--- flow/run.sh ---
#!/bin/bash
# the make line also repeats each setting of config.mk as NAME=value (left out here)
make -C /OpenROAD-flow-scripts/flow DESIGN_CONFIG=/design/flow/config.mk WORK_HOME=/design/flow/orfs CLKGATE_MAP_FILE= finish
--- flow/config.mk ---
export PLATFORM = sky130hd
export DESIGN_NAME = IIR_v
export DESIGN_NICKNAME = IIR_v
export VERILOG_FILES = /design/flow/design.v
export SDC_FILE = /design/flow/constraint.sdc
export NUM_CORES = 4
export LEC_CHECK = 0
export CAP_MARGIN = 20
export CORE_MARGIN = 2
export CORE_UTILIZATION = 48
export CTS_CLUSTER_DIAMETER = 168
export GPL_ROUTABILITY_DRIVEN = 0
export GPL_TIMING_DRIVEN = 0
export HOLD_SLACK_MARGIN = -0.04
export MIN_ROUTING_LAYER = met2
export PLACE_DENSITY = 0.42
export SLEW_MARGIN = 35
--- flow/constraint.sdc ---
create_clock -name core_clock -period 13.5 [get_ports {clk}]
set_input_delay 2.7000 -clock core_clock [delete_from_list [all_inputs] [get_ports {clk}]]
set_output_delay 2.7000 -clock core_clock [all_outputs]
set_load 0.01 [all_outputs]
--- flow/design.v ---
`timescale 1ns / 1ps
module IIR2nd#(
    parameter DW = 20,FW = 15
)(
    input clk,rst_n,en,
    input signed [DW-1:0] din,
    output logic signed[DW-1:0] dout,
    input [31:0]index
);
    localparam logic signed[DW-1:0] GAIN =41;
    function automatic logic signed[DW-1:0] DEN(input [31:0] i);
        case (i)
        32'd0:  DEN = -65446;
        32'd1:  DEN = -65421;
        32'd2:  DEN = -65381;
        32'd3:  DEN = -65325;
        32'd4:  DEN = -65252;
        32'd5:  DEN = -65163;
        32'd6:  DEN = -65058;
        32'd7:  DEN = -64938;
        32'd8:  DEN = -64801;
        32'd9:  DEN = -64648;
        32'd10: DEN = -64479;
        32'd11: DEN = -64294;
        32'd12: DEN = -64094;
        32'd13: DEN = -63877;
        32'd14: DEN = -63645;
        32'd15: DEN = -63397;
        32'd16: DEN = -63134;
        32'd17: DEN = -62855;
        32'd18: DEN = -62560;
        32'd19: DEN = -62250;
        default: DEN = 0;
        endcase
    endfunction
    localparam logic signed [DW-1:0] NUM0 = 32768, NUM1 = 0, NUM2 = -32768;
    wire signed [DW-1:0] n0;
    wire signed [DW-1:0] n1;
    wire signed [DW-1:0] n2;
    wire signed [DW-1:0] d1;
    wire signed [DW-1:0] d2;
    wire signed [DW-1:0] g ;
    assign    n0      = (NUM0);
    assign    n1     = (NUM1);
    assign    n2     = (NUM2);
    assign    d1     = (DEN(index));
    assign    d2     = (32686);
    assign    g      = (GAIN);
    logic signed [DW-1:0]   z1,z0;
    wire signed [DW-1:0] pn0;
    wire signed [DW-1:0] pn1;
    wire signed [DW-1:0] pn2;
    wire signed [DW-1:0] o ;
    wire signed [DW-1:0] pd1;
    wire signed [DW-1:0] pd2;
    assign        pn0    = 
    (((DW-FW)+(DW-FW)+(FW)+(FW))'(din)*((DW-FW)+(DW-FW)+(FW)+(FW))'(n0))>>>((FW)+(FW)-(FW));
    assign        pn1    = 
    (((DW-FW)+(DW-FW)+(FW)+(FW))'(din)*((DW-FW)+(DW-FW)+(FW)+(FW))'(n1))>>>((FW)+(FW)-(FW));
    assign        pn2    = 
    (((DW-FW)+(DW-FW)+(FW)+(FW))'(din)*((DW-FW)+(DW-FW)+(FW)+(FW))'(n2))>>>((FW)+(FW)-(FW));
    assign        o     =z0 + pn0;
    assign        pd1    = 
    (((DW-FW)+(DW-FW)+(FW)+(FW))'(o)*((DW-FW)+(DW-FW)+(FW)+(FW))'(d1))>>>((FW)+(FW)-(FW));
    assign        pd2    = 
    (((DW-FW)+(DW-FW)+(FW)+(FW))'(o)*((DW-FW)+(DW-FW)+(FW)+(FW))'(d2))>>>((FW)+(FW)-(FW));
    always_ff @( posedge clk ) begin 
        if(!rst_n) begin
            z0<=0; z1<=0;dout<=0;
        end else begin
            z0<=pn1 + z1 - pd1;
            z1<=pn2 - pd2;
            dout<=
    (((DW-FW)+(DW-FW)+(FW)+(FW))'(o)*((DW-FW)+(DW-FW)+(FW)+(FW))'(g))>>>((FW)+(FW)-(FW));
        end
    end
endmodule
module IIR#(
    parameter DW = 16,EW = 4
)(
    input clk,rst_n,en,
    input signed [DW-1:0] din,
    output logic signed [DW-1:0] dout,
    input [31:0]index,
    output logic signed [DW+EW-1:0] dout_W
    );
    localparam W = DW + EW;
    logic signed [W-1:0] din_W;
    assign din_W = din;
    assign dout = dout_W;
    IIR2nd #(W,DW-1)IIR2nd_inst(
    clk,rst_n,en, din_W, dout_W,index
        );
endmodule
`timescale 1ns / 1ps
module IIR_v#(
    parameter DW = 16,FW = 15
)(
    input clk,rst_n,en,
    input signed [DW-1:0] din,
    output wire signed [DW-1:0] dout,
    input [31:0]index,
    output wire signed [DW+FW-1:0] dout_W
    );
    IIR#(
        DW,FW
    )IIR_inst(
        clk,rst_n,en,din,dout,index,dout_W
    );
endmodule
==> flow_metrics.tcl, run 1 <==
# flow metrics
set metrics [dict create \
    final_antenna_net_count 0 \
    fillers 7803 \
    cp_common_cell "fa_1" \
    crit_end "IIR_inst.IIR2nd_inst.z0[30]$_SDFF_PN0_" \
    skew_ns 0.0130 \
    postSynthAreaPerCell_um2 9.13 \
    cp_data_arrival_time_ns 13.87 \
    clkLatencyLatePin_ns 0.40 \
    clock-sinks 85 \
    slowest_stage "fa_1" \
    ctsHtreeMaxLevel 3 \
    outcome "complete, but fails checks" \
    mux_share 0.00336 \
    yosysWarnings 1 \
    violations "negative setup slack" \
    cp.required_ns 13.79 \
    synthAoiAreaFrac 0.0772 \
    ioPinCount 98 \
    rsz0062_at_grt "true" \
    synthCells 4326 \
    cts_max_path_buffers 2 \
    yosysCellCount 4326 \
    hold_path.class "flop to flop" \
    grt_overflow 0 \
    ys_types 83 \
    reg2reg_depth 46 \
    ys_seq_frac 0.0431 \
    setup-tns-final_ns -0.0861 \
    whs_endpoint "IIR_inst.IIR2nd_inst.z0[0]$_SDFF_PN0_" \
    setup.worst_path.start "din[9]" \
    drt_iter0_drc 5771 \
    grt_max_degree 19 \
    path_class "input port to flop" \
    core_mm2 0.0818 \
    num_rows 105 \
    critPathMaxFanout 12 \
    cap_violations 0 \
    cp_top_family "adder cells" \
    worst_pin_slew_ns 0.919 \
    via_count 41200 \
    drv_slew 0 \
    ys_top_logic_family "adder cells" \
    numCtsBuffers 9 \
    die_y_um 291 \
    finalHoldViolCount 0 \
    hpwl_mm 102 \
    cts_tree "yes" \
    fin_ws_ns -0.0861 \
    fmaxAchievable_mhz 73.6 \
    clkTransAtPathRegs_ns 0.07 \
    vias_per_cell 7.25 \
    relSlewSlack 0.386 \
    nNetsFinal 6066 \
    top_cell "inv_1" \
    fp_util 0.483 \
    wl_per_cell_um 21.9 \
    grt_pass1_vias 48000 \
    synth-seq-cells 85 \
    ys_sh_adder 0.612 \
    synth-xor-area-share 0.0367 \
    post-route-period-util 1.01 \
    holdPathStages 3 \
    end_kind "flop" \
    cp_num_buf_inv 9 \
    drc 0 \
    common_cells "inv_1, fa_1, ha_1" \
    root_buffer "clkbuf_16" \
    async_flop_share 0 \
    grt_pass1_wl_mm 188 \
    dr.pass1.iters 10 \
    r2r-start "IIR_inst.IIR2nd_inst.z0[1]$_SDFF_PN0_" \
    syn2layout_area_growth_pct 15.6 \
    period_minus_slack_ns 13.59 \
    dieArea_mm2 0.0846 \
    yosysTopAreaCell "fa_1" \
    timing.hold.ws_ns 0.565 \
    slowest_delay_ns 0.62 \
    logic_area_mm2 0.0347 \
    top_cell_area_share 0.438 \
    cp.depth 42 \
    r2r_slack_ns 2.00 \
    setup-violations-final 1 \
    syn_nets 5792 \
    worst_setup_path_start_kind "input port" \
    ys_area_mm2 0.0395 \
    warning_count 40 \
    reg2reg_to "IIR_inst.IIR2nd_inst.z0[30]$_SDFF_PN0_" \
    die_x_um 291 \
    io_buffers 95 \
    grt_antenna_before_repair 2 \
    track_usage 0.445 \
    synth_area_mm2 0.0395 \
    enable_flop_cells 0 \
    ys.flop_type "dfxtp_1" \
    min-delay-start "IIR_inst.IIR2nd_inst.z1[0]$_SDFF_PN0_" \
    ys_sh_simple 0.104 \
    drt-total-wl_mm 125 \
    regArea_mm2 0.00170 \
    top_cells_by_area "fa_1, ha_1, inv_1" \
]
metrics by stage:
step	area (µm²)	util	setup slack (ns)	cells
after global placement	41800	0.511	-4.35	5491
after floorplan	39500	-	0.0204	4326
after CTS	44500	0.543	-0.0529	5610
after global routing	45600	0.558	-0.379	5675
after detailed placement	42500	0.519	-3.24	5525
final	45700	0.558	-0.0861	5685
metal layers:
layer,up-vias,share of wire,track usage
met5,-,0.013,0.168
met4,67,0.088,0.0604
met3,1096,0.43,0.646
met2,10900,0.47,0.498
met1,15500,0,-
li1,13700,-,-
layout make-up:
class,instances,share of cell area
Clock buffer,9,0.00493
Multi-Input combinational cell,2964,0.760
Sequential cell,85,0.0373
Inverter,1185,0.0994
Buffer,83,0.0118
Clock inverter,7,0.00129
Timing Repair Buffer,272,0.0556
Tap cell,1070,0.0293
Antenna cell,10,0.000548
repair_timing:
| action | CTS | global route |
|---|---|---|
| buffers inserted | 76 | 67 |
| cloned | 0 | 0 |
| pin swaps | 58 | 116 |
| endpoints found under the setup margin | 40 | 34 |
| gates resized | 275 | 198 |
| endpoints found under the hold margin | 0 | 0 |
| hold buffers | 0 | 0 |
==> run 2: changes to the inputs <==
CORE_UTILIZATION = 40   (was 48)
CTS_CLUSTER_DIAMETER = default   (was 168)
GPL_ROUTABILITY_DRIVEN = default   (was 0)
GPL_TIMING_DRIVEN = default   (was 0)
HOLD_SLACK_MARGIN = default   (was -0.04)
MIN_ROUTING_LAYER = default   (was met2)
PLACE_DENSITY = default   (was 0.42)
SETUP_SLACK_MARGIN = 3.43   (was default)
SLEW_MARGIN = 20   (was 35)
clock period = 13.4 ns   (was 13.5 ns; I/O delays follow)
==> flow_metrics.tcl, run 2 <==
# flow metrics
set metrics [dict create \
    root_buffer "clkbuf_16" \
    final_antenna_net_count 0 \
    end_kind "flop" \
    cp_common_cell "fa_1" \
    grt_max_degree 71 \
    ys_sh_simple 0.104 \
    rsz0062_at_grt "true" \
    finalHoldViolCount 0 \
    ys.flop_type "dfxtp_1" \
    holdPathStages 3 \
    dr.pass1.iters 5 \
    reg2reg_depth 47 \
    ys_area_mm2 0.0395 \
    slowest_stage "fa_1" \
    synth-xor-area-share 0.0367 \
    period_minus_slack_ns 12.92 \
    top_cell_area_share 0.438 \
    whs_endpoint "IIR_inst.IIR2nd_inst.z0[0]$_SDFF_PN0_" \
    reg2reg_to "IIR_inst.IIR2nd_inst.z0[30]$_SDFF_PN0_" \
    wl_per_cell_um 17.7 \
    synth-seq-cells 85 \
    dpl_cell_area_mm2 0.0489 \
    die_x_um 318 \
    io_buffers 96 \
    worst_setup_path_start_kind "input port" \
    yosysWarnings 1 \
    dieArea_mm2 0.101 \
    common_cells "inv_1, fa_1, ha_1" \
    enable_flop_cells 0 \
    synthCells 4326 \
    worst_pin_slew_ns 0.964 \
    ys_seq_frac 0.0431 \
    clkLatencyLatePin_ns 0.37 \
    ctsHtreeMaxLevel 3 \
    synth_area_mm2 0.0395 \
    async_flop_share 0 \
    numCtsBuffers 9 \
    setup-violations-final 0 \
    cp.depth 48 \
    fin_ws_ns 0.480 \
    syn2layout_area_growth_pct 32.5 \
    warning_count 39 \
    cts_tree "yes" \
    hold_path.class "flop to flop" \
    cts_max_path_buffers 2 \
    relSlewSlack 0.358 \
    cp_num_buf_inv 10 \
    r2r_slack_ns 2.56 \
    cap_violations 0 \
    drt-total-wl_mm 115 \
    fp_util 0.403 \
    ys_top_logic_family "adder cells" \
    drc 0 \
    hold_buffers 0 \
    slowest_delay_ns 0.52 \
    track_usage 0.233 \
    cp_data_arrival_time_ns 13.19 \
    syn_nets 5792 \
    mux_share 0.00336 \
    min-delay-start "IIR_inst.IIR2nd_inst.z1[0]$_SDFF_PN0_" \
    gp_congestion 0.923 \
    fin_util 0.533 \
    drv_slew 0 \
    grt_antenna_before_repair 0 \
    cp_top_family "adder cells" \
    top_cell "inv_1" \
    vias_per_cell 4.83 \
    yosysCellCount 4326 \
    r2r-start "IIR_inst.IIR2nd_inst.z0[0]$_SDFF_PN0_" \
    timing.hold.ws_ns 0.551 \
    cp.required_ns 13.67 \
    path_class "input port to flop" \
    nNetsFinal 6693 \
    crit_end "IIR_inst.IIR2nd_inst.z0[30]$_SDFF_PN0_" \
    ys_types 83 \
    post-route-period-util 0.964 \
    skew_ns 0.0108 \
    dp_slack_ns -0.793 \
    critPathMaxFanout 6 \
    core_mm2 0.0981 \
    yosysTopAreaCell "fa_1" \
    grt_overflow 0 \
    via_count 31500 \
    num_rows 115 \
    clkTransAtPathRegs_ns 0.08 \
    drt_iter0_drc 1610 \
    top_cells_by_area "fa_1, ha_1, inv_1" \
    outcome "complete, no violations" \
    ys_sh_adder 0.612 \
    postSynthAreaPerCell_um2 9.13 \
    hpwl_mm 101 \
    grt_pass1_vias 33500 \
    grt_pass1_wl_mm 183 \
    fmaxAchievable_mhz 77.4 \
    finalInstanceArea_mm2 0.0524 \
    clock-sinks 85 \
    ioPinCount 98 \
    synthAoiAreaFrac 0.0772 \
    die_y_um 318 \
    setup.worst_path.start "din[0]" \
]
==> run 2: through the flow <==
| step | instances | TNS, ns |
|---|---|---|
| floorplan | 4326 | 0 |
| global placement | 6391 | -4.37 |
| detailed placement | 6391 | -5.57 |
| CTS | 6474 | 0 |
| global route | 6519 | 0 |
| finish | 6520 | 0 |
==> run 2: area by class of cell <==
cell class | count | area, µm²
Inverter | 1185 | 4480
Sequential cell | 85 | 1700
Fill cell | 8867 | 45800
Clock inverter | 7 | 67.6
Antenna cell | 1 | 2.50
Clock buffer | 9 | 225
Multi-Input combinational cell | 2964 | 36100
Tap cell | 1287 | 1610
Timing Repair Buffer | 982 | 8150
==> run 2: routing by layer <==
| layer | global-route usage | up-vias | part of all wire |
|---|---|---|---|
| li1 | - | 15000 | - |
| met1 | 0.308 | 15800 | 0.43 |
| met2 | 0.395 | 591 | 0.49 |
| met3 | 0.0358 | 163 | 0.049 |
| met4 | 0.0661 | 0 | 0.034 |
| met5 | 0 | - | 0 |
==> run 2: repair_timing <==
action                     CTS  global route
pin swaps                  234           141
hold endpoints to repair     0             0
buffers inserted            67            45
setup endpoints to repair   62            61
resized                    343           161
==> run 3: changes to the inputs <==
ABC_AREA = 1   (was default)
CAP_MARGIN = 25   (was 20)
CORE_ASPECT_RATIO = 0.91   (was default)
CORE_UTILIZATION = 72   (was 40)
CTS_CLUSTER_DIAMETER = 223   (was default)
CTS_CLUSTER_SIZE = 48   (was default)
GPL_ROUTABILITY_DRIVEN = 1   (was default)
GPL_TIMING_DRIVEN = 1   (was default)
MAX_ROUTING_LAYER = met4   (was default)
PLACE_DENSITY = 0.35   (was default)
SETUP_SLACK_MARGIN = -0.48   (was 3.43)
clock period = 10.4 ns   (was 13.4 ns; I/O delays follow)
==> flow_metrics.tcl, run 3 <==
# implementation run metrics
set metrics [dict create \
    outcome "aborted with a tool error" \
    haltStage "global routing" \
    tool.error "[ERROR GRT-0116] Global routing finished with congestion. Check the congestion regions in the DRC Viewer." \
    top_cells_by_area "fa_1, ha_1, inv_1" \
    mux_share 0 \
    postSynthAreaPerCell_um2 8.13 \
    ys_top_logic_family "adder cells" \
    die_x_um 257 \
    yosysTopAreaCell "fa_1" \
    enable_flop_cells 0 \
    io_buffers 96 \
    clock-sinks 85 \
    ys_types 61 \
    common_cells "inv_1, fa_1, nand2_1" \
    gp_congestion 1.06 \
    yosysWarnings 1 \
    ioPinCount 98 \
    synth-seq-cells 85 \
    synthCells 5161 \
    grt_overflow 4 \
    async_flop_share 0 \
    fp_util 0.727 \
    ctsHtreeMaxLevel 3 \
    ys_sh_adder 0.576 \
    core_mm2 0.0577 \
    ys.flop_type "dfxtp_1" \
    numCtsBuffers 9 \
    syn_nets 6627 \
    top_cell "inv_1" \
    synth_area_mm2 0.0420 \
    dieArea_mm2 0.0602 \
    hpwl_mm 133 \
    num_rows 84 \
    cts_max_path_buffers 2 \
    top_cell_area_share 0.412 \
    root_buffer "clkbuf_16" \
    track_usage 0.728 \
    synth-xor-area-share 0.0235 \
    hold_buffers 0 \
    ys_area_mm2 0.0420 \
    die_y_um 234 \
    ys_seq_frac 0.0405 \
    yosysCellCount 5161 \
    ys_sh_simple 0.140 \
    synthAoiAreaFrac 0.0832 \
]
## run 3: what timing repair did
action	4_1_cts
resized	358
pin swaps	123
endpoints found under the setup margin	44
setup buffers	41
gates cloned	1
## run 3: metrics by stage
step | cells | setup TNS, ns | instance area (µm²) | setup slack [ns] | hold WS, ns
2_1_floorplan | 5161 | -5.50 | 42200 | -0.485 | 0.516
3_3_place_gp | 6898 | -50.80 | 51100 | -1.69 | 0.524
3_5_place_dp | 6898 | -68.50 | 51100 | -2.10 | 0.559
4_1_cts | 6951 | -16.32 | 53100 | -0.671 | 0.570
## run 3: metal layers
| layer | track usage | GRT overflow |
|---|---|---|
| met5 | - | - |
| met1 | 0.731 | 0 |
| met4 | 0.670 | 2 |
| met2 | 0.896 | 2 |
| met3 | 0.540 | 0 |
==> run 4: changes to the inputs <==
CAP_MARGIN = 15   (was 25)
CORE_ASPECT_RATIO = 0.5   (was 0.91)
CTS_CLUSTER_DIAMETER = 206   (was 223)
CTS_CLUSTER_SIZE = 15   (was 48)
GPL_ROUTABILITY_DRIVEN = default   (was 1)
GPL_TIMING_DRIVEN = default   (was 1)
HOLD_SLACK_MARGIN = 0.29   (was default)
MAX_ROUTING_LAYER = default   (was met4)
PLACE_DENSITY = default   (was 0.35)
PLACE_DENSITY_LB_ADDON = 0.08   (was default)
SETUP_SLACK_MARGIN = -0.7   (was -0.48)
SLEW_MARGIN = 15   (was 20)
clock period = 7.29 ns   (was 10.4 ns; I/O delays follow)
==> flow_metrics.tcl, run 4 <==
# implementation run metrics
set metrics [dict create \
    die_x_um 345 \
    clock-sinks 85 \
    top_cells_by_area "fa_1, ha_1, inv_1" \
    ys.flop_type "dfxtp_1" \
    grt_overflow 1546 \
    syn_nets 6627 \
    ys_seq_frac 0.0405 \
    yosysTopAreaCell "fa_1" \
    ys_sh_simple 0.140 \
    synth_area_mm2 0.0420 \
    mux_share 0 \
    dp.cells 6952 \
    ys_top_logic_family "adder cells" \
    ys_area_mm2 0.0420 \
    root_buffer "clkbuf_16" \
    num_rows 62 \
    outcome "aborted with a tool error" \
    io_buffers 96 \
    ctsHtreeMaxLevel 3 \
    gp_congestion 1.06 \
    tool.error "[ERROR GRT-0116] Global routing finished with congestion. Check the congestion regions in the DRC Viewer." \
    numCtsBuffers 9 \
    haltStage "global routing" \
    synthAoiAreaFrac 0.0832 \
    async_flop_share 0 \
    die_y_um 175 \
    hold_buffers 0 \
    ioPinCount 98 \
    top_cell_area_share 0.412 \
    common_cells "inv_1, fa_1, nand2_1" \
    hpwl_mm 142 \
    synth-seq-cells 85 \
    synth-xor-area-share 0.0235 \
    cts_max_path_buffers 2 \
    yosysCellCount 5161 \
    top_cell "inv_1" \
    yosysWarnings 1 \
    core_mm2 0.0575 \
    postSynthAreaPerCell_um2 8.13 \
    dieArea_mm2 0.0603 \
    fp_util 0.730 \
    track_usage 0.918 \
    synthCells 5161 \
    ys_types 61 \
    ys_sh_adder 0.576 \
    enable_flop_cells 0 \
]
-- run 4: what timing repair did --
| item | in CTS |
|---|---|
| pin swaps | 261 |
| resized | 627 |
| buffers inserted | 83 |
| cloned | 2 |
| setup endpoints to repair | 62 |
-- run 4: routing by layer --
metal | overflow | GRT usage
met5 | 9 | 0.589
met4 | 427 | 0.977
met3 | 46 | 0.808
met2 | 1026 | 1.07
met1 | 38 | 0.870
-- run 4: through the flow --
stage	TNS, ns	setup slack (ns)	utilization	instance area (µm²)
after floorplan	-123.76	-2.80	-	42800
after global placement	-200.01	-3.90	0.907	52100
after detailed placement	-217.18	-4.35	0.907	52100
after CTS	-143.84	-2.98	0.967	55600
==> run 5: changes to the inputs <==
CAP_MARGIN = 20   (was 15)
CORE_ASPECT_RATIO = default   (was 0.5)
CORE_MARGIN = 10   (was 2)
CORE_UTILIZATION = 59   (was 72)
CTS_CLUSTER_DIAMETER = 171   (was 206)
CTS_CLUSTER_SIZE = 94   (was 15)
HOLD_SLACK_MARGIN = default   (was 0.29)
PLACE_DENSITY = 0.43   (was default)
PLACE_DENSITY_LB_ADDON = default   (was 0.08)
SETUP_SLACK_MARGIN = -1.2   (was -0.7)
SLEW_MARGIN = 20   (was 15)
TNS_END_PERCENT = 20   (was default)
clock period = 13.5 ns   (was 7.29 ns; I/O delays follow)
==> flow_metrics.tcl, run 5 <==
# flow metrics
set metrics [dict create \
    die_x_um 287 \
    grt_max_degree 65 \
    r2r-start "IIR_inst.IIR2nd_inst.z0[0]$_SDFF_PN0_" \
    reg2reg_depth 43 \
    fin_ws_ns 0.473 \
    min-delay-start "IIR_inst.IIR2nd_inst.z1[0]$_SDFF_PN0_" \
    ys_top_logic_family "adder cells" \
    cp.required_ns 13.81 \
    root_buffer "clkbuf_16" \
    finalInstanceArea_mm2 0.0458 \
    yosysCellCount 5161 \
    hold_path.class "flop to flop" \
    post-route-period-util 0.965 \
    ys_types 61 \
    synth-seq-cells 85 \
    drt_iter0_drc 2708 \
    finalHoldViolCount 0 \
    fin_cells 6372 \
    drc 0 \
    setup-violations-final 0 \
    clock-sinks 85 \
    die_y_um 287 \
    synth_area_mm2 0.0420 \
    setup.worst_path.start "din[0]" \
    nNetsFinal 6893 \
    enable_flop_cells 0 \
    top_cell "inv_1" \
    async_flop_share 0 \
    cp_common_cell "fa_1" \
    slowest_stage "fa_1" \
    dieArea_mm2 0.0822 \
    drt-total-wl_mm 126 \
    syn2layout_area_growth_pct 9.12 \
    ys.flop_type "dfxtp_1" \
    dp_slack_ns 0.206 \
    cp_data_arrival_time_ns 13.33 \
    warning_count 38 \
    num_rows 97 \
    yosysWarnings 1 \
    cp.depth 44 \
    critPathMaxFanout 8 \
    clkLatencyLatePin_ns 0.38 \
    common_cells "inv_1, fa_1, nand2_1" \
    holdPathStages 3 \
    clkTransAtPathRegs_ns 0.08 \
    ioPinCount 98 \
    crit_end "IIR_inst.IIR2nd_inst.z0[25]$_SDFF_PN0_" \
    cp_num_buf_inv 9 \
    ys_sh_simple 0.140 \
    wl_per_cell_um 19.7 \
    outcome "complete, no violations" \
    final_antenna_net_count 0 \
    ctsHtreeMaxLevel 3 \
    ys_seq_frac 0.0405 \
    ys_area_mm2 0.0420 \
    path_class "input port to flop" \
    cts_setup_buffers 0 \
    dr.pass1.iters 6 \
    reg2reg_to "IIR_inst.IIR2nd_inst.z0[25]$_SDFF_PN0_" \
    whs_endpoint "IIR_inst.IIR2nd_inst.z0[0]$_SDFF_PN0_" \
    track_usage 0.315 \
    slowest_delay_ns 0.54 \
    core_mm2 0.0703 \
    grt_pass1_vias 33800 \
    cap_violations 0 \
    top_cell_area_share 0.412 \
    relSlewSlack 0.393 \
    drv_slew 0 \
    end_kind "flop" \
    dpl_cell_area_mm2 0.0455 \
    grt_overflow 0 \
    n_antenna_cell 0 \
    postSynthAreaPerCell_um2 8.13 \
    worst_setup_path_start_kind "input port" \
    via_count 34400 \
    io_buffers 96 \
    ctsResizeCount 0 \
    top_cells_by_area "fa_1, ha_1, inv_1" \
    cts_max_path_buffers 2 \
    dp.cells 6356 \
    yosysTopAreaCell "fa_1" \
    skew_ns 0.0132 \
    numCtsBuffers 9 \
    synth-xor-area-share 0.0235 \
    hold_buffers 0 \
    vias_per_cell 5.39 \
    synthAoiAreaFrac 0.0832 \
    syn_nets 6627 \
    fp_util 0.597 \
    cts_tree "yes" \
    hpwl_mm 112 \
    r2r_slack_ns 2.97 \
    period_minus_slack_ns 13.03 \
    worst_pin_slew_ns 0.901 \
    setup-tns-final_ns 0 \
    gp_congestion 1.02 \
    ys_sh_adder 0.576 \
    grt_pass1_wl_mm 198 \
    synthCells 5161 \
    cp_top_family "adder cells" \
    grt_antenna_before_repair 0 \
    mux_share 0 \
    fmaxAchievable_mhz 76.8 \
]
run 5: stage by stage:
step / utilization / hold slack, ns
4_1_cts: 0.652 / 0.553
6_report: 0.652 / 0.548
3_5_place_dp: 0.647 / 0.542
2_1_floorplan: - / 0.516
5_1_grt: 0.652 / 0.594
3_3_place_gp: 0.647 / 0.539
run 5: area by class of cell:
class | count | area, µm²
inverter | 1417 | 5320
sequential | 85 | 1700
clock buffer | 9 | 225
tap | 940 | 1180
timing repair buffer | 328 | 2720
fill | 6206 | 24500
clock inverter | 7 | 85.1
multi-input combinational | 3586 | 34600
run 5: metal layers:
metal	GRT usage	vias up	part of all wire
met5	0	-	0
li1	-	16100	-
met2	0.467	1408	0.43
met4	0.0867	0	0.033
met3	0.0599	176	0.094
met1	0.465	16700	0.44
==> run 6: changes to the inputs <==
ABC_AREA = default   (was 1)
CORE_MARGIN = 2   (was 10)
CORE_UTILIZATION = 37   (was 59)
CTS_CLUSTER_DIAMETER = 346   (was 171)
CTS_CLUSTER_SIZE = 46   (was 94)
HOLD_SLACK_MARGIN = -0.03   (was default)
PLACE_DENSITY = default   (was 0.43)
SETUP_SLACK_MARGIN = default   (was -1.2)
TNS_END_PERCENT = default   (was 20)
==> flow_metrics.tcl, run 6 <==
# flow metrics
set metrics [dict create \
    cts_tree "yes" \
    n_antenna_cell 0 \
    drv_slew 0 \
    ctsHtreeMaxLevel 3 \
    top_cell "inv_1" \
    hpwl_mm 100 \
    track_usage 0.212 \
    dp.cells 6505 \
    slowest_delay_ns 0.56 \
    grt_max_degree 71 \
    synth-seq-cells 85 \
    clkLatencyLatePin_ns 0.38 \
    synth_area_mm2 0.0395 \
    relSlewSlack 0.391 \
    end_kind "flop" \
    cp_num_buf_inv 12 \
    cp_common_cell "fa_1" \
    yosysTopAreaCell "fa_1" \
    grt_antenna_before_repair 1 \
    async_flop_share 0 \
    synthCells 4326 \
    post-route-period-util 0.975 \
    cts_max_path_buffers 2 \
    cp_data_arrival_time_ns 13.45 \
    wl_per_cell_um 17.1 \
    fmaxAchievable_mhz 76.0 \
    r2r-start "IIR_inst.IIR2nd_inst.z0[1]$_SDFF_PN0_" \
    core_mm2 0.106 \
    slowest_stage "fa_2" \
    whs_endpoint "IIR_inst.IIR2nd_inst.z0[0]$_SDFF_PN0_" \
    hold_path.class "flop to flop" \
    fillers 10100 \
    enable_flop_cells 0 \
    reg2reg_depth 49 \
    via_count 31000 \
    ys_seq_frac 0.0431 \
    holdPathStages 3 \
    fin_ws_ns 0.334 \
    ys_types 83 \
    vias_per_cell 4.75 \
    yosysCellCount 4326 \
    warning_count 37 \
    ys.flop_type "dfxtp_1" \
    setup.worst_path.start "din[7]" \
    dieArea_mm2 0.109 \
    num_rows 119 \
    postSynthAreaPerCell_um2 9.13 \
    top_cell_area_share 0.438 \
    ys_area_mm2 0.0395 \
    clock-sinks 85 \
    grt_overflow 0 \
    synth-xor-area-share 0.0367 \
    fin_cells 6534 \
    dp_slack_ns -1.19 \
    io_buffers 96 \
    cp_top_family "adder cells" \
    ioPinCount 98 \
    top_cells_by_area "fa_1, ha_1, inv_1" \
    nNetsFinal 6604 \
    cp.depth 52 \
    outcome "complete, no violations" \
    gp_congestion 0.927 \
    setup-violations-final 0 \
    fp_util 0.374 \
    reg2reg_to "IIR_inst.IIR2nd_inst.z0[30]$_SDFF_PN0_" \
    yosysWarnings 1 \
    ys_top_logic_family "adder cells" \
    ys_sh_simple 0.104 \
    die_y_um 331 \
    r2r_slack_ns 2.45 \
    period_minus_slack_ns 13.17 \
    drt_iter0_drc 1565 \
    final_antenna_net_count 0 \
    grt_pass1_wl_mm 179 \
    syn2layout_area_growth_pct 24.4 \
    critPathMaxFanout 5 \
    worst_setup_path_start_kind "input port" \
    clkTransAtPathRegs_ns 0.08 \
    logic_area_mm2 0.0338 \
    finalHoldViolCount 0 \
    synthAoiAreaFrac 0.0772 \
    common_cells "inv_1, fa_1, ha_1" \
    numCtsBuffers 9 \
    cap_violations 0 \
    grt_pass1_vias 32500 \
    min-delay-start "IIR_inst.IIR2nd_inst.z1[0]$_SDFF_PN0_" \
    crit_end "IIR_inst.IIR2nd_inst.z0[30]$_SDFF_PN0_" \
    mux_share 0.00336 \
    drt-total-wl_mm 112 \
    worst_pin_slew_ns 0.913 \
    regArea_mm2 0.00170 \
    root_buffer "clkbuf_16" \
    ys_sh_adder 0.612 \
    dr.pass1.iters 7 \
    syn_nets 5792 \
    skew_ns 0.0184 \
    cp.required_ns 13.78 \
    path_class "input port to flop" \
    rsz0062_at_grt "true" \
    drc 0 \
    die_x_um 331 \
]
## run 6: repair_timing
| item | 4_1_cts | 5_1_grt |
|---|---|---|
| setup endpoints to repair | 26 | 19 |
| buffers inserted | 3 | 11 |
| resized | 76 | 119 |
| pin swaps | 41 | 71 |
| hold buffers | 0 | 0 |
## run 6: per-stage QoR
stage	cell area [µm²]	util	hold slack [ns]	TNS, ns
6_report	49200	0.466	0.546	0
5_1_grt	49200	0.466	0.598	-0.314
4_1_cts	48500	0.460	0.548	0
3_5_place_dp	47900	0.454	0.538	-18.16
3_3_place_gp	47900	0.454	0.535	-15.21
2_1_floorplan	39500	-	0.516	0
## run 6: area by class of cell
type | instances | area share
Multi-Input combinational cell | 2964 | 0.687
Sequential cell | 85 | 0.0346
Clock inverter | 7 | 0.00260
Timing Repair Buffer | 893 | 0.145
Clock buffer | 9 | 0.00458
Tap cell | 1391 | 0.0354
Inverter | 1185 | 0.0906
## run 6: metal layers
metal / vias to the layer above / share of wire / global-route usage
met5: - / 0 / 0
met2: 628 / 0.48 / 0.354
li1: 14900 / - / -
met3: 127 / 0.045 / 0.0240
met4: 0 / 0.031 / 0.0611
met1: 15400 / 0.44 / 0.289
==> run 7: changes to the inputs <==
ABC_AREA = 0   (was default)
CELL_PAD_IN_SITES_GLOBAL_PLACEMENT = 3   (was default)
CORE_ASPECT_RATIO = 1.25   (was default)
CORE_MARGIN = 5   (was 2)
CORE_UTILIZATION = 16   (was 37)
CTS_CLUSTER_DIAMETER = default   (was 346)
HOLD_SLACK_MARGIN = default   (was -0.03)
MAX_ROUTING_LAYER = met5   (was default)
MIN_ROUTING_LAYER = met1   (was default)
PLACE_DENSITY = 0.8   (was default)
SETUP_SLACK_MARGIN = 1.38   (was default)
clock period = 12.6 ns   (was 13.5 ns; I/O delays follow)
==> flow_metrics.tcl, run 7 <==
# flow metrics
set metrics [dict create \
    logic_area_mm2 0.0359 \
    gp_congestion 0.859 \
    drc 0 \
    min-delay-start "IIR_inst.IIR2nd_inst.z1[0]$_SDFF_PN0_" \
    num_rows 204 \
    ys_top_logic_family "adder cells" \
    synth-seq-cells 85 \
    clkLatencyLatePin_ns 0.39 \
    cp_common_cell "a21o_1" \
    cp.required_ns 12.88 \
    top_cell_area_share 0.438 \
    ys_sh_simple 0.104 \
    grt_pass1_wl_mm 207 \
    reg2reg_to "IIR_inst.IIR2nd_inst.z0[30]$_SDFF_PN0_" \
    cp_num_buf_inv 9 \
    nNetsFinal 6808 \
    hpwl_mm 120 \
    slowest_stage "fa_2" \
    outcome "complete, but fails checks" \
    final_antenna_net_count 0 \
    reg2reg_depth 50 \
    synth-xor-area-share 0.0367 \
    fp_util 0.160 \
    common_cells "inv_1, fa_1, ha_1" \
    synthAoiAreaFrac 0.0772 \
    grt_max_degree 58 \
    wl_per_cell_um 15.3 \
    ys.flop_type "dfxtp_1" \
    r2r_slack_ns 1.69 \
    dr.pass1.iters 5 \
    dp_slack_ns -1.63 \
    ioPinCount 98 \
    crit_end "IIR_inst.IIR2nd_inst.z0[30]$_SDFF_PN0_" \
    regArea_mm2 0.00170 \
    core_mm2 0.247 \
    cap_violations 0 \
    fin_ws_ns -0.207 \
    numCtsBuffers 9 \
    worst_pin_slew_ns 0.817 \
    violations "negative setup slack" \
    cts_max_path_buffers 2 \
    grt_pass1_vias 35700 \
    finalHoldViolCount 0 \
    end_kind "flop" \
    ys_seq_frac 0.0431 \
    skew_ns 0.0110 \
    die_x_um 454 \
    relSlewSlack 0.455 \
    setup.worst_path.start "din[0]" \
    setup-tns-final_ns -0.441 \
    dp.cells 8537 \
    postSynthAreaPerCell_um2 9.13 \
    hold_buffers 0 \
    vias_per_cell 3.67 \
    worst_setup_path_start_kind "input port" \
    finalInstanceArea_mm2 0.0556 \
    clock-sinks 85 \
    yosysWarnings 1 \
    async_flop_share 0 \
    clkTransAtPathRegs_ns 0.08 \
    ys_sh_adder 0.612 \
    r2r-start "IIR_inst.IIR2nd_inst.z0[0]$_SDFF_PN0_" \
    ctsHtreeMaxLevel 3 \
    io_buffers 96 \
    drv_slew 0 \
    setup-violations-final 5 \
    synthCells 4326 \
    hold_path.class "flop to flop" \
    holdPathStages 3 \
    dieArea_mm2 0.257 \
    grt_antenna_before_repair 8 \
    cp_top_family "adder cells" \
    dpl_cell_area_mm2 0.0523 \
    cp_data_arrival_time_ns 13.08 \
    top_cell "inv_1" \
    mux_share 0.00336 \
    whs_endpoint "IIR_inst.IIR2nd_inst.z0[0]$_SDFF_PN0_" \
    period_minus_slack_ns 12.81 \
    yosysCellCount 4326 \
    cp.depth 51 \
    cts_tree "yes" \
    ys_area_mm2 0.0395 \
    top_cells_by_area "fa_1, ha_1, inv_1" \
    die_y_um 566 \
    yosysTopAreaCell "fa_1" \
    drt_iter0_drc 1105 \
    post-route-period-util 1.02 \
    fmaxAchievable_mhz 78.1 \
    fillers 27200 \
    track_usage 0.104 \
    critPathMaxFanout 4 \
    enable_flop_cells 0 \
    path_class "input port to flop" \
    ys_types 83 \
    root_buffer "clkbuf_16" \
    rsz0062_at_grt "true" \
    slowest_delay_ns 0.56 \
    grt_overflow 0 \
    warning_count 39 \
    syn_nets 5792 \
    drt-total-wl_mm 132 \
    via_count 31700 \
    syn2layout_area_growth_pct 40.6 \
    fin_cells 8647 \
    synth_area_mm2 0.0395 \
]
run 7: metrics by stage:
stage | hold WS, ns | util
after floorplan | 0.516 | -
after global placement | 0.531 | 0.212
after detailed placement | 0.542 | 0.212
after CTS | 0.555 | 0.220
after global routing | 0.601 | 0.225
final | 0.584 | 0.225
run 7: metal layers:
metal  vias up  share of wire  global-route usage
met5         -              0                   0
met4         0          0.028              0.0230
met3       128          0.017             0.00485
met2       319           0.56               0.210
met1     16100           0.39               0.119
li1      15200              -                   -
run 7: layout make-up:
| cell class | instances | area share |
|---|---|---|
| timing repair buffer | 1097 | 0.163 |
| tap | 3296 | 0.0742 |
| inverter | 1185 | 0.0807 |
| clock buffer | 9 | 0.00405 |
| clock inverter | 7 | 0.00185 |
| multi-input combinational | 2964 | 0.646 |
| antenna | 4 | 0.000180 |
| sequential | 85 | 0.0306 |
run 7: what timing repair did:
item,in CTS,in global routing
endpoints found under the setup margin,54,52
gates resized,280,206
pin swaps,187,172
setup buffers,55,35
==> run 8: changes to the inputs <==
ABC_AREA = default   (was 0)
CELL_PAD_IN_SITES_GLOBAL_PLACEMENT = default   (was 3)
CORE_ASPECT_RATIO = default   (was 1.25)
CORE_MARGIN = 2   (was 5)
CORE_UTILIZATION = 58   (was 16)
CTS_CLUSTER_SIZE = default   (was 46)
MAX_ROUTING_LAYER = default   (was met5)
MIN_ROUTING_LAYER = default   (was met1)
PLACE_DENSITY = default   (was 0.8)
SETUP_SLACK_MARGIN = default   (was 1.38)
clock period = 9.53 ns   (was 12.6 ns; I/O delays follow)
==> flow_metrics.tcl, run 8 <==
# flow metrics
set metrics [dict create \
    outcome "complete, but fails checks" \
    violations "negative setup slack" \
    wl_per_cell_um 19.2 \
    synthAoiAreaFrac 0.0772 \
    core_mm2 0.0673 \
    grt_antenna_before_repair 2 \
    ys_top_logic_family "adder cells" \
    ioPinCount 98 \
    yosysWarnings 1 \
    r2r_slack_ns -1.40 \
    use_met3 0.0472 \
    drv_slew 0 \
    final_antenna_net_count 0 \
    ys_area_mm2 0.0395 \
    post-route-period-util 1.28 \
    cp.required_ns 9.80 \
    fin_ws_ns -2.68 \
    end_kind "flop" \
    enable_flop_cells 0 \
    postSynthAreaPerCell_um2 9.13 \
    synth-seq-cells 85 \
    path_class "input port to flop" \
    fillers 4599 \
    ys_sh_simple 0.104 \
    top_cell "inv_1" \
    use_met1 0.470 \
    slowest_delay_ns 0.56 \
    whs_endpoint "IIR_inst.IIR2nd_inst.z0[0]$_SDFF_PN0_" \
    top_cell_area_share 0.438 \
    ctsHtreeMaxLevel 3 \
    r2r-start "IIR_inst.IIR2nd_inst.z0[1]$_SDFF_PN0_" \
    nNetsFinal 6845 \
    cp_data_arrival_time_ns 12.49 \
    fin_util 0.792 \
    period_minus_slack_ns 12.21 \
    synth_area_mm2 0.0395 \
    hold_path.class "flop to flop" \
    slowest_stage "fa_1" \
    reg2reg_depth 50 \
    cp.depth 52 \
    grt_overflow 0 \
    worst_pin_slew_ns 0.880 \
    mux_share 0.00336 \
    cp_num_buf_inv 14 \
    setup-violations-final 58 \
    skew_ns 0.0121 \
    hold_buffers 0 \
    min-delay-start "IIR_inst.IIR2nd_inst.z1[0]$_SDFF_PN0_" \
    relSlewSlack 0.408 \
    root_buffer "clkbuf_16" \
    holdPathStages 3 \
    cp_top_family "adder cells" \
    synth-xor-area-share 0.0367 \
    vias_per_cell 5.26 \
    fmaxAchievable_mhz 81.9 \
    grt_max_degree 43 \
    rsz0062_at_grt "true" \
    syn_nets 5792 \
    yosysTopAreaCell "fa_1" \
    drc 0 \
    grt_pass1_wl_mm 189 \
    drt_iter0_drc 1864 \
    via_count 32900 \
    cap_violations 0 \
    cts_tree "yes" \
    setup-tns-final_ns -91.79 \
    top_cells_by_area "fa_1, ha_1, inv_1" \
    num_rows 95 \
    grt_pass1_vias 35000 \
    yosysCellCount 4326 \
    die_y_um 265 \
    grt_busiest_layer "met2" \
    ys_seq_frac 0.0431 \
    setup.worst_path.start "din[0]" \
    numCtsBuffers 9 \
    met2_usage 0.588 \
    syn2layout_area_growth_pct 34.8 \
    gp_congestion 0.970 \
    finalHoldViolCount 0 \
    synthCells 4326 \
    cp_common_cell "fa_1" \
    dpl_cell_area_mm2 0.0494 \
    track_usage 0.351 \
    dr.pass1.iters 7 \
    fp_util 0.587 \
    dieArea_mm2 0.0702 \
    clkTransAtPathRegs_ns 0.08 \
    io_buffers 96 \
    ys_types 83 \
    drt-total-wl_mm 120 \
    clock-sinks 85 \
    worst_setup_path_start_kind "input port" \
    warning_count 41 \
    finalInstanceArea_mm2 0.0533 \
    reg2reg_to "IIR_inst.IIR2nd_inst.z0[30]$_SDFF_PN0_" \
    hpwl_mm 102 \
    ys_sh_adder 0.612 \
    critPathMaxFanout 4 \
    ys.flop_type "dfxtp_1" \
    clkLatencyLatePin_ns 0.38 \
    cts_max_path_buffers 2 \
    async_flop_share 0 \
    crit_end "IIR_inst.IIR2nd_inst.z0[30]$_SDFF_PN0_" \
    die_x_um 265 \
    common_cells "inv_1, fa_1, ha_1" \
]
-- run 8: area by class of cell --
| cell class | instances | area, µm² | area share |
|---|---|---|---|
| multi-input cells | 2964 | 36300 | 0.683 |
| repair buffers | 1134 | 9270 | 0.174 |
| inverters | 1185 | 4510 | 0.0846 |
| flip-flops and latches | 85 | 1700 | 0.0320 |
| well taps | 873 | 1090 | 0.0205 |
| clock buffers | 9 | 225 | 0.00423 |
| clock inverters | 7 | 106 | 0.00200 |
| diodes | 1 | 2.50 | 0.0000470 |
-- run 8: routing by layer --
metal | up-vias | share of wire
met5 | - | 0.00010
met4 | 2 | 0.040
met3 | 212 | 0.058
met2 | 913 | 0.49
met1 | 16500 | 0.41
li1 | 15300 | -
-- run 8: what timing repair did --
action                     in CTS  in global routing
pin swaps                     227                174
setup endpoints to repair      61                 60
gates resized                 370                217
buffers inserted              103                 58
-- run 8: metrics by stage --
| step | std cells | hold WS [ns] | worst slack (ns) |
|---|---|---|---|
| global route | 6257 | 0.588 | -3.04 |
| floorplan | 4326 | 0.516 | -2.38 |
| detailed placement | 6110 | 0.537 | -3.70 |
| CTS | 6216 | 0.547 | -2.68 |
| global placement | 6110 | 0.531 | -3.48 |
| finish | 6258 | 0.546 | -2.68 |
==> run 9: changes to the inputs <==
CORE_UTILIZATION = 72   (was 58)
CTS_CLUSTER_SIZE = 58   (was default)
MAX_ROUTING_LAYER = met4   (was default)
PLACE_DENSITY_LB_ADDON = 0.22   (was default)
TNS_END_PERCENT = 5   (was default)
clock period = 12.7 ns   (was 9.53 ns; I/O delays follow)
==> flow_metrics.tcl, run 9 <==
# implementation run metrics
set metrics [dict create \
    tool.error "[ERROR GRT-0116] Global routing finished with congestion. Check the congestion regions in the DRC Viewer." \
    dp_slack_ns -1.56 \
    synth-xor-area-share 0.0367 \
    gp_congestion 1.03 \
    clock-sinks 85 \
    ys_sh_adder 0.612 \
    fp_util 0.731 \
    mux_share 0.00336 \
    yosysWarnings 1 \
    grt_overflow 3 \
    dieArea_mm2 0.0568 \
    cts_max_path_buffers 2 \
    track_usage 0.736 \
    die_x_um 238 \
    common_cells "inv_1, fa_1, ha_1" \
    ys_types 83 \
    ys_area_mm2 0.0395 \
    root_buffer "clkbuf_16" \
    die_y_um 238 \
    outcome "aborted with a tool error" \
    top_cells_by_area "fa_1, ha_1, inv_1" \
    ioPinCount 98 \
    enable_flop_cells 0 \
    synthCells 4326 \
    ys_seq_frac 0.0431 \
    synthAoiAreaFrac 0.0772 \
    ys_sh_simple 0.104 \
    postSynthAreaPerCell_um2 9.13 \
    syn_nets 5792 \
    ys_top_logic_family "adder cells" \
    numCtsBuffers 9 \
    synth_area_mm2 0.0395 \
    yosysTopAreaCell "fa_1" \
    io_buffers 96 \
    ctsHtreeMaxLevel 3 \
    ys.flop_type "dfxtp_1" \
    num_rows 85 \
    synth-seq-cells 85 \
    haltStage "global routing" \
    hpwl_mm 116 \
    dpl_cell_area_mm2 0.0479 \
    core_mm2 0.0540 \
    yosysCellCount 4326 \
    top_cell_area_share 0.438 \
    top_cell "inv_1" \
    async_flop_share 0 \
]
[run 9: stage by stage]
| step | setup TNS [ns] | std cells |
|---|---|---|
| global placement | -16.90 | 5875 |
| floorplan | 0 | 4326 |
| detailed placement | -35.24 | 5875 |
| CTS | -1.80 | 5919 |
[run 9: metal layers]
layer / overflow / track usage
met2: 1 / 0.907
met5: - / -
met1: 0 / 0.718
met4: 2 / 0.716
met3: 0 / 0.552
[run 9: timing repair]
item | in CTS
setup endpoints to repair | 37
buffers inserted | 28
resized | 194
cloned | 0
pin swaps | 90
hold buffers | 0
==> run 10: changes to the inputs <==
CAP_MARGIN = 15   (was 20)
CORE_UTILIZATION = 68   (was 72)
CTS_CLUSTER_DIAMETER = 234   (was default)
PLACE_DENSITY_LB_ADDON = default   (was 0.22)
TNS_END_PERCENT = default   (was 5)
==> flow_metrics.tcl, run 10 <==
# flow metrics
set metrics [dict create \
    grt_overflow 0 \
    grt_max_degree 40 \
    async_flop_share 0 \
    cts_max_path_buffers 2 \
    die_y_um 245 \
    ys_area_mm2 0.0395 \
    yosysTopAreaCell "fa_1" \
    wl_per_cell_um 20.1 \
    vias_per_cell 5.62 \
    grt_pass1_wl_mm 183 \
    whs_endpoint "IIR_inst.IIR2nd_inst.z0[0]$_SDFF_PN0_" \
    finalHoldViolCount 0 \
    ys_types 83 \
    skew_ns 0.0127 \
    rsz0062_at_grt "true" \
    setup.worst_path.start "din[11]" \
    top_cell "inv_1" \
    critPathMaxFanout 4 \
    num_rows 88 \
    syn2layout_area_growth_pct 26.1 \
    synth_area_mm2 0.0395 \
    clock-sinks 85 \
    period_minus_slack_ns 13.12 \
    track_usage 0.409 \
    cp_common_cell "fa_1" \
    synth-xor-area-share 0.0367 \
    ys_sh_simple 0.104 \
    dieArea_mm2 0.0600 \
    ctsHtreeMaxLevel 3 \
    setup-violations-final 8 \
    root_buffer "clkbuf_16" \
    grt_antenna_before_repair 0 \
    drv_slew 0 \
    cp.required_ns 12.97 \
    outcome "complete, but fails checks" \
    cp_data_arrival_time_ns 13.39 \
    final_antenna_net_count 0 \
    min-delay-start "IIR_inst.IIR2nd_inst.z1[0]$_SDFF_PN0_" \
    hold_path.class "flop to flop" \
    setup-tns-final_ns -1.47 \
    dr.pass1.iters 6 \
    slowest_delay_ns 0.51 \
    ioPinCount 98 \
    timing.hold.ws_ns 0.575 \
    drc 0 \
    path_class "input port to flop" \
    worst_pin_slew_ns 0.664 \
    enable_flop_cells 0 \
    post-route-period-util 1.03 \
    die_x_um 245 \
    postSynthAreaPerCell_um2 9.13 \
    relSlewSlack 0.553 \
    fp_util 0.686 \
    warning_count 40 \
    reg2reg_depth 47 \
    violations "negative setup slack" \
    reg2reg_to "IIR_inst.IIR2nd_inst.z0[30]$_SDFF_PN0_" \
    yosysWarnings 1 \
    drt-total-wl_mm 121 \
    cts_tree "yes" \
    holdPathStages 3 \
    r2r-start "IIR_inst.IIR2nd_inst.z0[0]$_SDFF_PN0_" \
    cap_violations 0 \
    ys.flop_type "dfxtp_1" \
    fmaxAchievable_mhz 76.2 \
    cp_num_buf_inv 8 \
    top_cells_by_area "fa_1, ha_1, inv_1" \
    nNetsFinal 6691 \
    end_kind "flop" \
    via_count 33700 \
    r2r_slack_ns 1.59 \
    crit_end "IIR_inst.IIR2nd_inst.z0[30]$_SDFF_PN0_" \
    synthAoiAreaFrac 0.0772 \
    ys_sh_adder 0.612 \
    ys_seq_frac 0.0431 \
    yosysCellCount 4326 \
    slowest_stage "fa_1" \
    common_cells "inv_1, fa_1, ha_1" \
    clkLatencyLatePin_ns 0.38 \
    fin_util 0.865 \
    top_cell_area_share 0.438 \
    cp.depth 48 \
    hpwl_mm 101 \
    grt_pass1_vias 35200 \
    core_mm2 0.0576 \
    cp_top_family "adder cells" \
    n_antenna_cell 0 \
    syn_nets 5792 \
    gp_congestion 0.986 \
    synth-seq-cells 85 \
    synthCells 4326 \
    worst_setup_path_start_kind "input port" \
    hold_buffers 0 \
    ys_top_logic_family "adder cells" \
    drt_iter0_drc 2400 \
    numCtsBuffers 9 \
    mux_share 0.00336 \
    io_buffers 96 \
    fin_ws_ns -0.420 \
    clkTransAtPathRegs_ns 0.08 \
]
-- run 10: per-stage QoR --
step	setup WS [ns]	area, µm²	instances
floorplan	0.00511	39900	4326
global placement	-1.08	47900	5941
detailed placement	-1.32	47900	5941
CTS	-0.232	48700	5967
global route	-0.745	49800	5995
finish	-0.420	49800	5995
-- run 10: timing repair --
| item | CTS | global route |
|---|---|---|
| buffers inserted | 10 | 31 |
| pin swaps | 63 | 97 |
| hold endpoints to repair | 0 | 0 |
| setup endpoints to repair | 32 | 33 |
| gates resized | 111 | 209 |
-- run 10: final cells by class --
type	instances	area (µm²)
repair buffers	980	7900
clock buffers	9	225
flip-flops and latches	85	1700
well taps	765	957
fillers	3163	7750
inverters	1185	4480
multi-input cells	2964	34500
clock inverters	7	85.1
-- run 10: layer usage --
layer / global-route usage / up-vias / wire length [µm]
met4: 0.191 / 0 / 7840
li1: - / 15000 / -
met2: 0.659 / 1546 / 58000
met3: 0.0668 / 495 / 9330
met5: - / - / 0
met1: 0.508 / 16600 / 45500
==> run 11: changes to the inputs <==
CAP_MARGIN = 20   (was 15)
CORE_ASPECT_RATIO = 1.63   (was default)
CORE_MARGIN = 4   (was 2)
CORE_UTILIZATION = 31   (was 68)
CTS_CLUSTER_DIAMETER = default   (was 234)
CTS_CLUSTER_SIZE = default   (was 58)
GPL_ROUTABILITY_DRIVEN = 1   (was default)
HOLD_SLACK_MARGIN = 0.01   (was default)
MAX_ROUTING_LAYER = default   (was met4)
PLACE_DENSITY_LB_ADDON = 0.03   (was default)
SETUP_SLACK_MARGIN = -0.44   (was default)
SLEW_MARGIN = 25   (was 20)
clock period = 11.9 ns   (was 12.7 ns; I/O delays follow)
==> flow_metrics.tcl, run 11 <==
# flow metrics
set metrics [dict create \
    ys_types 83 \
    setup-violations-final 25 \
    cp_data_arrival_time_ns 13.04 \
    io_buffers 96 \
    holdPathStages 3 \
    finalHoldViolCount 0 \
    drc 0 \
    common_cells "inv_1, fa_1, ha_1" \
    slowest_stage "fa_1" \
    top_cells_by_area "fa_1, ha_1, inv_1" \
    die_y_um 464 \
    grt_overflow 0 \
    drt-total-wl_mm 140 \
    ys_seq_frac 0.0431 \
    top_cell "inv_1" \
    worst_pin_slew_ns 1.01 \
    critPathMaxFanout 5 \
    cp_num_buf_inv 11 \
    drv_slew 0 \
    top_cell_area_share 0.438 \
    grt_max_degree 71 \
    whs_endpoint "IIR_inst.IIR2nd_inst.z0[0]$_SDFF_PN0_" \
    ys_top_logic_family "adder cells" \
    final_antenna_net_count 0 \
    synth_area_mm2 0.0395 \
    ys_sh_simple 0.104 \
    root_buffer "clkbuf_16" \
    wl_met3_mm 2.38 \
    mux_share 0.00336 \
    skew_ns 0.0226 \
    hpwl_mm 128 \
    setup.worst_path.start "din[0]" \
    postSynthAreaPerCell_um2 9.13 \
    hold_buffers 0 \
    drt_iter0_drc 1029 \
    ctsHtreeMaxLevel 3 \
    dp.cells 6959 \
    gp_congestion 0.847 \
    numCtsBuffers 9 \
    top_layer "met4" \
    wl_met2_mm 80.0 \
    end_kind "flop" \
    nNetsFinal 6798 \
    synthAoiAreaFrac 0.0772 \
    syn2layout_area_growth_pct 32.5 \
    wl_met1_mm 50.8 \
    ioPinCount 98 \
    reg2reg_to "IIR_inst.IIR2nd_inst.z0[30]$_SDFF_PN0_" \
    fin_util 0.413 \
    synth-seq-cells 85 \
    cap_violations 0 \
    fp_util 0.312 \
    async_flop_share 0 \
    ys_area_mm2 0.0395 \
    track_usage 0.217 \
    yosysCellCount 4326 \
    rsz0062_at_grt "true" \
    cts_max_path_buffers 2 \
    yosysTopAreaCell "fa_1" \
    relSlewSlack 0.325 \
    dieArea_mm2 0.133 \
    grt_pass1_wl_mm 214 \
    clkTransAtPathRegs_ns 0.08 \
    clkLatencyLatePin_ns 0.40 \
    crit_end "IIR_inst.IIR2nd_inst.z0[30]$_SDFF_PN0_" \
    ys_sh_adder 0.612 \
    syn_nets 5792 \
    fin_cells 7030 \
    vias_per_cell 4.46 \
    period_minus_slack_ns 12.76 \
    grt_antenna_before_repair 4 \
    r2r-start "IIR_inst.IIR2nd_inst.z0[0]$_SDFF_PN0_" \
    via_count 31400 \
    fmaxAchievable_mhz 78.4 \
    enable_flop_cells 0 \
    fin_ws_ns -0.858 \
    worst_setup_path_start_kind "input port" \
    cp.required_ns 12.18 \
    post-route-period-util 1.07 \
    num_rows 167 \
    clock-sinks 85 \
    warning_count 39 \
    cp.depth 51 \
    cp_top_family "adder cells" \
    cp_common_cell "fa_1" \
    die_x_um 288 \
    outcome "complete, but fails checks" \
    slowest_delay_ns 0.54 \
    r2r_slack_ns 0.87 \
    cts_tree "yes" \
    setup-tns-final_ns -8.31 \
    synth-xor-area-share 0.0367 \
    reg2reg_depth 50 \
    yosysWarnings 1 \
    hold_path.class "flop to flop" \
    min-delay-start "IIR_inst.IIR2nd_inst.z1[0]$_SDFF_PN0_" \
    synthCells 4326 \
    path_class "input port to flop" \
    grt_pass1_vias 35400 \
    ys.flop_type "dfxtp_1" \
    wl_per_cell_um 19.9 \
    violations "negative setup slack" \
    core_mm2 0.127 \
    dr.pass1.iters 7 \
]
[run 11: layer usage]
layer | up-vias | track usage
met5 | - | 0
met4 | 0 | 0.0825
met3 | 156 | 0.0156
met2 | 283 | 0.431
met1 | 15700 | 0.234
li1 | 15200 | -
[run 11: timing repair]
action	in CTS	in global routing
cloned	0	0
buffers inserted	51	27
pin swaps	117	129
resized	227	138
endpoints found under the setup margin	38	34
[run 11: through the flow]
| stage | instance area [µm²] | hold WS [ns] | worst slack [ns] |
|---|---|---|---|
| finish | 52400 | 0.548 | -0.858 |
| global placement | 50100 | 0.536 | -2.14 |
| floorplan | 40000 | 0.516 | -0.490 |
| global route | 52400 | 0.590 | -1.26 |
| CTS | 51600 | 0.551 | -0.976 |
| detailed placement | 50100 | 0.538 | -2.21 |
[run 11: cell type report]
cell class | instances | area [µm²]
antenna | 3 | 7.51
clock buffer | 9 | 225
clock inverter | 7 | 103
fill | 13100 | 74500
inverter | 1185 | 4470
multi-input combinational | 2964 | 34900
sequential | 85 | 1700
tap | 1690 | 2110
timing repair buffer | 1087 | 8850
==> run 12: changes to the inputs <==
ABC_AREA = 1   (was default)
CORE_ASPECT_RATIO = default   (was 1.63)
CORE_MARGIN = 2   (was 4)
CORE_UTILIZATION = 40   (was 31)
CTS_CLUSTER_DIAMETER = 318   (was default)
CTS_CLUSTER_SIZE = 94   (was default)
GPL_ROUTABILITY_DRIVEN = default   (was 1)
HOLD_SLACK_MARGIN = default   (was 0.01)
PLACE_DENSITY = 0.43   (was default)
PLACE_DENSITY_LB_ADDON = default   (was 0.03)
SETUP_SLACK_MARGIN = -0.59   (was -0.44)
SLEW_MARGIN = 20   (was 25)
TNS_END_PERCENT = 20   (was default)
clock period = 13.5 ns   (was 11.9 ns; I/O delays follow)
==> flow_metrics.tcl, run 12 <==
# flow metrics
set metrics [dict create \
    postSynthAreaPerCell_um2 8.13 \
    clock-sinks 85 \
    cp.depth 43 \
    reg2reg_to "IIR_inst.IIR2nd_inst.z0[28]$_SDFF_PN0_" \
    synth-xor-area-share 0.0235 \
    ys_sh_adder 0.576 \
    post-route-period-util 0.986 \
    yosysCellCount 5161 \
    setup-tns-final_ns 0 \
    io_buffers 96 \
    regArea_mm2 0.00170 \
    dpl_cell_area_mm2 0.0472 \
    fmaxAchievable_mhz 75.1 \
    finalHoldViolCount 0 \
    grt_pass1_wl_mm 220 \
    synthCells 5161 \
    grt_max_degree 63 \
    fin_cells 6953 \
    synthAoiAreaFrac 0.0832 \
    setup.worst_path.start "din[0]" \
    core_mm2 0.104 \
    syn2layout_area_growth_pct 13.1 \
    hpwl_mm 130 \
    dp_slack_ns -0.107 \
    cp_top_family "adder cells" \
    common_cells "inv_1, fa_1, nand2_1" \
    worst_pin_slew_ns 0.985 \
    ys_types 61 \
    vias_per_cell 4.89 \
    yosysWarnings 1 \
    yosysTopAreaCell "fa_1" \
    cp.required_ns 13.78 \
    fillers 10700 \
    drt-total-wl_mm 144 \
    cap_violations 0 \
    worst_setup_path_start_kind "input port" \
    num_rows 118 \
    critPathMaxFanout 4 \
    skew_ns 0.00606 \
    grt_overflow 0 \
    top_cell "inv_1" \
    warning_count 36 \
    mux_share 0 \
    clkLatencyLatePin_ns 0.39 \
    ys_area_mm2 0.0420 \
    period_minus_slack_ns 13.32 \
    relSlewSlack 0.337 \
    reg2reg_depth 42 \
    drt_iter0_drc 2180 \
    crit_end "IIR_inst.IIR2nd_inst.z0[28]$_SDFF_PN0_" \
    drv_slew 0 \
    fin_ws_ns 0.183 \
    nNetsFinal 7034 \
    ioPinCount 98 \
    cp_data_arrival_time_ns 13.60 \
    end_kind "flop" \
    syn_nets 6627 \
    die_x_um 328 \
    track_usage 0.278 \
    grt_pass1_vias 34600 \
    hold_path.class "flop to flop" \
    cts_max_path_buffers 2 \
    ys_seq_frac 0.0405 \
    n_antenna_cell 0 \
    path_class "input port to flop" \
    top_cell_area_share 0.412 \
    outcome "complete, no violations" \
    dr.pass1.iters 5 \
    slowest_delay_ns 0.61 \
    async_flop_share 0 \
    cp_num_buf_inv 13 \
    clkTransAtPathRegs_ns 0.08 \
    dieArea_mm2 0.108 \
    via_count 34000 \
    ys_sh_simple 0.140 \
    finalInstanceArea_mm2 0.0475 \
    wl_per_cell_um 20.8 \
    cts_tree "yes" \
    ys.flop_type "dfxtp_1" \
    min-delay-start "IIR_inst.IIR2nd_inst.z1[0]$_SDFF_PN0_" \
    r2r_slack_ns 2.68 \
    logic_area_mm2 0.0346 \
    whs_endpoint "IIR_inst.IIR2nd_inst.z0[0]$_SDFF_PN0_" \
    holdPathStages 3 \
    r2r-start "IIR_inst.IIR2nd_inst.z0[0]$_SDFF_PN0_" \
    dp.cells 6937 \
    grt_antenna_before_repair 2 \
    top_cells_by_area "fa_1, ha_1, inv_1" \
    numCtsBuffers 9 \
    cp_common_cell "fa_1" \
    drc 0 \
    final_antenna_net_count 0 \
    die_y_um 328 \
    ctsHtreeMaxLevel 3 \
    synth_area_mm2 0.0420 \
    synth-seq-cells 85 \
    setup-violations-final 0 \
    enable_flop_cells 0 \
    root_buffer "clkbuf_16" \
    fp_util 0.404 \
    gp_congestion 0.898 \
    ys_top_logic_family "adder cells" \
    slowest_stage "fa_1" \
]
run 12: metal layers:
layer,global-route usage,vias up,routed length (µm)
li1,-,16400,-
met1,0.411,16700,69300
met2,0.424,814,62800
met3,0.0550,101,9320
met4,0.0516,4,3070
met5,0,-,33
run 12: through the flow:
| step | hold WS [ns] | util |
|---|---|---|
| 3_3_place_gp | 0.543 | 0.454 |
| 6_report | 0.556 | 0.457 |
| 3_5_place_dp | 0.554 | 0.454 |
| 5_1_grt | 0.608 | 0.457 |
| 2_1_floorplan | 0.516 | - |
| 4_1_cts | 0.566 | 0.457 |
run 12: cell type report:
class                      instances  area share
timing repair buffer             469      0.0810
multi-input combinational       3586       0.728
clock buffer                       9     0.00474
clock inverter                     7     0.00155
tap                             1380      0.0364
sequential                        85      0.0358
inverter                        1417       0.112
run 12: timing repair:
item,in CTS,in global routing
gates resized,0,2
hold buffers,0,0
setup endpoints to repair,0,1
buffers inserted,0,0
hold endpoints to repair,0,0
